==> job 9972 <==
Design mac, start of the top module:
module mac(
input clk, 
input rstn, 
input vld_i, 
input [215:0] win, 
input [215:0] din,
output[ 20:0] acc_o, 
output        vld_o
);
Settings: LEC_CHECK=0, ABC_AREA=1, CAP_MARGIN=35, CELL_PAD_IN_SITES_DETAIL_PLACEMENT=2, CELL_PAD_IN_SITES_GLOBAL_PLACEMENT=1, CORE_ASPECT_RATIO=1.52, CORE_MARGIN=7, CORE_UTILIZATION=40, GPL_TIMING_DRIVEN=0, HOLD_SLACK_MARGIN=0.2, MAX_ROUTING_LAYER=met4, PLACE_DENSITY_LB_ADDON=0.09, SLEW_MARGIN=35, TNS_END_PERCENT=25; clock period 6.0 ns.
run.sh (not shown) runs the stock make flow with config.mk's settings and CLKGATE_MAP_FILE=.
==> inputs of job 1811, as changes to job 9972 <==
Settings changed: ABC_AREA 1 to default, CAP_MARGIN 35 to 20, CELL_PAD_IN_SITES_DETAIL_PLACEMENT 2 to default, CELL_PAD_IN_SITES_GLOBAL_PLACEMENT 1 to default, CORE_ASPECT_RATIO 1.52 to default, CORE_MARGIN 7 to 2, CORE_UTILIZATION 40 to 66, GPL_TIMING_DRIVEN 0 to default, HOLD_SLACK_MARGIN 0.2 to default, MAX_ROUTING_LAYER met4 to default, PLACE_DENSITY_LB_ADDON 0.09 to default, SETUP_SLACK_MARGIN from default to 1.23, SLEW_MARGIN 35 to 20, TNS_END_PERCENT 25 to default.
==> flow/constraint.sdc (replaced) <==
create_clock -name core_clock -period 5.1 [get_ports {clk}]
set_input_delay 1.0200 -clock core_clock [delete_from_list [all_inputs] [get_ports {clk}]]
set_output_delay 1.0200 -clock core_clock [all_outputs]
set_load 0.01 [all_outputs]
==> inputs of job 6000, as changes to job 9972 <==
Settings changed: ABC_AREA 1 to default, CAP_MARGIN 35 to 10, CELL_PAD_IN_SITES_DETAIL_PLACEMENT 2 to default, CELL_PAD_IN_SITES_GLOBAL_PLACEMENT 1 to default, CORE_ASPECT_RATIO 1.52 to default, CORE_MARGIN 7 to 2, CORE_UTILIZATION 40 to 72, CTS_CLUSTER_DIAMETER from default to 29, CTS_CLUSTER_SIZE from default to 43, GPL_TIMING_DRIVEN 0 to default, HOLD_SLACK_MARGIN 0.2 to default, MAX_ROUTING_LAYER met4 to default, PLACE_DENSITY_LB_ADDON 0.09 to default, SETUP_SLACK_MARGIN from default to -0.37, SLEW_MARGIN 35 to 20, TNS_END_PERCENT 25 to default.
==> flow/constraint.sdc (replaced) <==
create_clock -name core_clock -period 4.56 [get_ports {clk}]
set_input_delay 0.9120 -clock core_clock [delete_from_list [all_inputs] [get_ports {clk}]]
set_output_delay 0.9120 -clock core_clock [all_outputs]
set_load 0.01 [all_outputs]
==> results <==
Fraction of the yosys area taken by sequential cells: job 6000 0.336; job 1811 0.336; job 9972 0.319
Reg clk slew, reported paths: job 6000 70 ps; job 1811 60 ps; job 9972 70 ps
Routed met2 length: job 6000 201,000 um; job 1811 181,000 um; job 9972 286,000 um
Via count: job 6000 113,000; job 1811 104,000; job 9972 124,000
Total global-route track usage: job 6000 0.330; job 1811 0.280; job 9972 0.231
Final standard cell count with taps included and fillers excluded: job 6000 21,100; job 1811 20,100; job 9972 26,100
XOR Share, Synth: job 6000 0.0589; job 1811 0.0589; job 9972 0.0429
Flop2flop setup slack: job 6000 -620 ps; job 1811 40 ps; job 9972 220 ps
Tool warnings: job 6000 32; job 1811 38; job 9972 28
Tapcell count: job 6000 3,026; job 1811 3,348; job 9972 5,719
Stages on the worst setup path: job 6000 17; job 1811 19; job 9972 21
Setup Total Neg Slack: job 6000 -41,450 ps; job 1811 0 ps; job 9972 0 ps
Distinct cell type count of the synthesized netlist: job 6000 68; job 1811 68; job 9972 49
Die area: job 6000 235,000 um2; job 1811 256,000 um2; job 9972 458,000 um2
Setup Buffers After CTS: job 6000 28; job 1811 116; job 9972 0
DP Cell Count: job 6000 20,300; job 1811 19,400; job 9972 25,600
Pin count of the biggest net entering global routing: job 6000 94; job 1811 117; job 9972 84
WP buf/inv: job 6000 4; job 1811 6; job 9972 6
Critical path data arrival time: job 6000 6040 ps; job 1811 5790 ps; job 9972 6550 ps
Status: job 6000 complete, but fails checks; job 1811 finished clean; job 9972 finished clean
Layout check failures: job 6000 setup timing; job 1811 -; job 9972 -
First-pass GRT wire length: job 6000 620,000 um; job 1811 578,000 um; job 9972 814,000 um
